==> inputs of 03-17 <==
==> flow/design.v <==
`timescale 1 ns / 1 ps
module ame_sobel_filter #(
    parameter LINE_DATA_BITS = 7,
    parameter COMP_DATA_BITS = 8
) (
    input logic clk_i,
    input logic rst_n_i,
    input  logic comp_init_i,
    output logic comp_done_o,
    input logic [5:0] [LINE_DATA_BITS-1:0] line_data_i,
    output logic [3:0] [3:0] [COMP_DATA_BITS-1:0] comp_data_o
);
typedef enum logic [2:0] {
    IDLE   = 3'b000,
    COMP_1 = 3'b001,
    COMP_2 = 3'b010,
    COMP_3 = 3'b011,
    COMP_4 = 3'b100,
    COMP_5 = 3'b101,
    COMP_6 = 3'b110
} state_t;
state_t ctl_sta;
logic [5:0] [1:0] [COMP_DATA_BITS-1:0] line_data;
logic [3:0] [3:0] [COMP_DATA_BITS-1:0] comp_data;
typedef enum logic {
    DATA_1 = 1'b0,
    DATA_2 = 1'b1
} comp_data_t;
generate
    for (genvar i = 0; i < 6; i++) begin: comp_block
        assign line_data[i][DATA_1] = line_data_i[i];
        assign line_data[i][DATA_2] = line_data_i[i] << 1;
    end
endgenerate
logic comp_done;
assign comp_done_o = comp_done;
assign comp_data_o = comp_data;
always_ff @(posedge clk_i or negedge rst_n_i)
begin
    if (!rst_n_i) begin
        ctl_sta <= IDLE;
        comp_done <= 'b0;
        comp_data <= 'b0;
    end else begin
        case (ctl_sta)
            IDLE:
                ctl_sta <= comp_init_i ? COMP_1 : ctl_sta;
            COMP_1:
                ctl_sta <= COMP_2;
            COMP_2:
                ctl_sta <= COMP_3;
            COMP_3:
                ctl_sta <= COMP_4;
            COMP_4:
                ctl_sta <= COMP_5;
            COMP_5:
                ctl_sta <= COMP_6;
            COMP_6:
                ctl_sta <= comp_init_i ? COMP_1 : IDLE;
            default:
                ctl_sta <= IDLE;
        endcase
        comp_done <= (ctl_sta == COMP_6);
        case (ctl_sta)
            IDLE:
                comp_data <= 'b0;
            COMP_1: begin
                comp_data[0][0] <= - line_data[0][DATA_1] - line_data[1][DATA_2] - line_data[2][DATA_1];
                comp_data[1][0] <= - line_data[1][DATA_1] - line_data[2][DATA_2] - line_data[3][DATA_1];
                comp_data[2][0] <= - line_data[2][DATA_1] - line_data[3][DATA_2] - line_data[4][DATA_1];
                comp_data[3][0] <= - line_data[3][DATA_1] - line_data[4][DATA_2] - line_data[5][DATA_1];
            end
            COMP_2: begin
                comp_data[0][1] <= - line_data[0][DATA_1] - line_data[1][DATA_2] - line_data[2][DATA_1];
                comp_data[1][1] <= - line_data[1][DATA_1] - line_data[2][DATA_2] - line_data[3][DATA_1];
                comp_data[2][1] <= - line_data[2][DATA_1] - line_data[3][DATA_2] - line_data[4][DATA_1];
                comp_data[3][1] <= - line_data[3][DATA_1] - line_data[4][DATA_2] - line_data[5][DATA_1];
            end
            COMP_3: begin
                comp_data[0][0] <= comp_data[0][0] + line_data[0][DATA_1] + line_data[1][DATA_2] + line_data[2][DATA_1];
                comp_data[1][0] <= comp_data[1][0] + line_data[1][DATA_1] + line_data[2][DATA_2] + line_data[3][DATA_1];
                comp_data[2][0] <= comp_data[2][0] + line_data[2][DATA_1] + line_data[3][DATA_2] + line_data[4][DATA_1];
                comp_data[3][0] <= comp_data[3][0] + line_data[3][DATA_1] + line_data[4][DATA_2] + line_data[5][DATA_1];
                comp_data[0][2] <= - line_data[0][DATA_1] - line_data[1][DATA_2] - line_data[2][DATA_1];
                comp_data[1][2] <= - line_data[1][DATA_1] - line_data[2][DATA_2] - line_data[3][DATA_1];
                comp_data[2][2] <= - line_data[2][DATA_1] - line_data[3][DATA_2] - line_data[4][DATA_1];
                comp_data[3][2] <= - line_data[3][DATA_1] - line_data[4][DATA_2] - line_data[5][DATA_1];
            end
            COMP_4: begin
                comp_data[0][1] <= comp_data[0][1] + line_data[0][DATA_1] + line_data[1][DATA_2] + line_data[2][DATA_1];
                comp_data[1][1] <= comp_data[1][1] + line_data[1][DATA_1] + line_data[2][DATA_2] + line_data[3][DATA_1];
                comp_data[2][1] <= comp_data[2][1] + line_data[2][DATA_1] + line_data[3][DATA_2] + line_data[4][DATA_1];
                comp_data[3][1] <= comp_data[3][1] + line_data[3][DATA_1] + line_data[4][DATA_2] + line_data[5][DATA_1];
                comp_data[0][3] <= - line_data[0][DATA_1] - line_data[1][DATA_2] - line_data[2][DATA_1];
                comp_data[1][3] <= - line_data[1][DATA_1] - line_data[2][DATA_2] - line_data[3][DATA_1];
                comp_data[2][3] <= - line_data[2][DATA_1] - line_data[3][DATA_2] - line_data[4][DATA_1];
                comp_data[3][3] <= - line_data[3][DATA_1] - line_data[4][DATA_2] - line_data[5][DATA_1];
            end
            COMP_5: begin
                comp_data[0][2] <= comp_data[0][2] + line_data[0][DATA_1] + line_data[1][DATA_2] + line_data[2][DATA_1];
                comp_data[1][2] <= comp_data[1][2] + line_data[1][DATA_1] + line_data[2][DATA_2] + line_data[3][DATA_1];
                comp_data[2][2] <= comp_data[2][2] + line_data[2][DATA_1] + line_data[3][DATA_2] + line_data[4][DATA_1];
                comp_data[3][2] <= comp_data[3][2] + line_data[3][DATA_1] + line_data[4][DATA_2] + line_data[5][DATA_1];
            end
            COMP_6: begin
                comp_data[0][3] <= comp_data[0][3] + line_data[0][DATA_1] + line_data[1][DATA_2] + line_data[2][DATA_1];
                comp_data[1][3] <= comp_data[1][3] + line_data[1][DATA_1] + line_data[2][DATA_2] + line_data[3][DATA_1];
                comp_data[2][3] <= comp_data[2][3] + line_data[2][DATA_1] + line_data[3][DATA_2] + line_data[4][DATA_1];
                comp_data[3][3] <= comp_data[3][3] + line_data[3][DATA_1] + line_data[4][DATA_2] + line_data[5][DATA_1];
            end
            default:
                comp_data <= 'b0;
        endcase
    end
end
endmodule
==> flow/run.sh <==
#!/bin/bash
# the make line also repeats each setting of config.mk as NAME=value (left out here)
make -C /OpenROAD-flow-scripts/flow DESIGN_CONFIG=/design/flow/config.mk WORK_HOME=/design/flow/orfs CLKGATE_MAP_FILE= finish
==> flow/config.mk <==
export PLATFORM = sky130hd
export DESIGN_NAME = ame_sobel_filter
export DESIGN_NICKNAME = ame_sobel_filter
export VERILOG_FILES = /design/flow/design.v
export SDC_FILE = /design/flow/constraint.sdc
export NUM_CORES = 4
export LEC_CHECK = 0
export CAP_MARGIN = 30
export CELL_PAD_IN_SITES_GLOBAL_PLACEMENT = 3
export CORE_ASPECT_RATIO = 0.5
export CORE_MARGIN = 2
export CORE_UTILIZATION = 40
export CTS_CLUSTER_DIAMETER = 342
export CTS_CLUSTER_SIZE = 99
export PLACE_DENSITY = 0.6
export SLEW_MARGIN = 20
==> flow/constraint.sdc <==
create_clock -name core_clock -period 5.0 [get_ports {clk_i}]
set_input_delay 1.0000 -clock core_clock [delete_from_list [all_inputs] [get_ports {clk_i}]]
set_output_delay 1.0000 -clock core_clock [all_outputs]
set_load 0.01 [all_outputs]
==> 08-11 (differences from 03-17) <==
==> flow/config.mk (replaced) <==
export PLATFORM = sky130hd
export DESIGN_NAME = ame_sobel_filter
export DESIGN_NICKNAME = ame_sobel_filter
export VERILOG_FILES = /design/flow/design.v
export SDC_FILE = /design/flow/constraint.sdc
export NUM_CORES = 4
export LEC_CHECK = 0
export CAP_MARGIN = 40
export CORE_MARGIN = 2
export CORE_UTILIZATION = 70
export CTS_CLUSTER_DIAMETER = 49
export CTS_CLUSTER_SIZE = 32
export SLEW_MARGIN = 20
==> flow/constraint.sdc (replaced) <==
create_clock -name core_clock -period 3.67 [get_ports {clk_i}]
set_input_delay 0.7340 -clock core_clock [delete_from_list [all_inputs] [get_ports {clk_i}]]
set_output_delay 0.7340 -clock core_clock [all_outputs]
set_load 0.01 [all_outputs]
==> comparison table <==
                                                                            03-17                     08-11
Run status                                                         finished clean  finished with violations
Layout check failures                                                           -      negative setup slack
Tally of clock buffers in the finished layout                                  21                        17
Flop share of the area                                                      19.8%                     18.1%
Count of TritonRoute iterations in the first routing pass                       5                        22
Via/cell ratio                                                               5.40                      7.50
Worst setup margin                                                         829 ps                   -664 ps
Core box area                                                         34700 sq um               20100 sq um
Vertical die dimension                                                137 microns               146 microns
Max incr delay on CP                                                       540 ps                    620 ps
Number of tap instances                                                       475                       270
Standard-cell rows                                                             48                        52
Routed wire length per instance                                      22.3 microns              29.9 microns
Share of the final layout cell area in multi-input gates                    55.9%                     52.9%
Maximum number of pins on one net before global-route repair                   86                        76
Number of antenna violations at the first check in global routing               0                         1
Global-route track usage on met3                                            4.46%                     15.8%
Final worst-path cycle share                                                83.4%                      118%
WL final                                                            47400 microns             63400 microns

* * *

==> job 6915 <==
RTL: the design.v shown in full above, as it stands there.
clock: 2.4 ns
lec_check: 0
abc_area: 1
cap_margin: 20
cell_pad_in_sites_detail_placement: 2
core_aspect_ratio: 1.09
core_margin: 2
core_utilization: 62
cts_cluster_size: 68
gpl_routability_driven: 0
gpl_timing_driven: 0
hold_slack_margin: -0.01
min_routing_layer: met2
place_density_lb_addon: 0.09
slew_margin: 10
run.sh (not shown) runs the stock make flow with config.mk's settings and CLKGATE_MAP_FILE=.
==> job 9645: changes against job 6915 <==
==> flow/config.mk (replaced) <==
export PLATFORM = sky130hd
export DESIGN_NAME = ame_sobel_filter
export DESIGN_NICKNAME = ame_sobel_filter
export VERILOG_FILES = /design/flow/design.v
export SDC_FILE = /design/flow/constraint.sdc
export NUM_CORES = 4
export LEC_CHECK = 0
export ABC_AREA = 1
export CAP_MARGIN = 5
export CORE_MARGIN = 2
export CORE_UTILIZATION = 72
export CTS_CLUSTER_SIZE = 73
export SETUP_SLACK_MARGIN = 0.25
export SLEW_MARGIN = 40
==> flow/constraint.sdc (replaced) <==
create_clock -name core_clock -period 1.91 [get_ports {clk_i}]
set_input_delay 0.3820 -clock core_clock [delete_from_list [all_inputs] [get_ports {clk_i}]]
set_output_delay 0.3820 -clock core_clock [all_outputs]
set_load 0.01 [all_outputs]
==> run summary <==
run metrics: outcome=stopped before the end, Fail Step=clock tree synthesis, Stop Error=[ERROR DPL-0038] Utilization greater than 100%, impossible to legalize, Core Rows=53, DP Area=20,600 sq um, hpwl dp=52.2 mm, Synth top cell by count=nand2_1, fp_density=73.7%, Synthesized registers=136, placed insts=2,810, Mapped Nets=2,474, XOR/XNOR Fraction of Synth Area=0.754%, core area=21,200 sq um, total die area=22,800 sq um, Top logic family=adder cells, Port Buf Inserts=173, Most used DFF post-synth=dfrtp_1, Die X=151 um, ys async rst share=100%, Die Y=151 um
# the run above: job 9645

==> run summary <==
run metrics: outcome=stopped before the end, Fail Step=detailed placement, Stop Error=[ERROR DPL-0033] detailed placement checks failed during check placement., Mapped Nets=2,474, Synth top cell by count=nand2_1, Core Rows=60, Port Buf Inserts=173, XOR/XNOR Fraction of Synth Area=0.754%, EDFF count, synth=0, mapped cell area=15,600 sq um, Die Y=170 um, Adder-Cell Fraction of Synth Area=31.2%, Top logic family=adder cells, ys async rst share=100%, Most used DFF post-synth=dfrtp_1, total die area=26,400 sq um, core area=24,700 sq um, Die X=156 um, Synthesized registers=136, Area leader share=21.7%, fp_density=63.1%
# the run above: job 6915

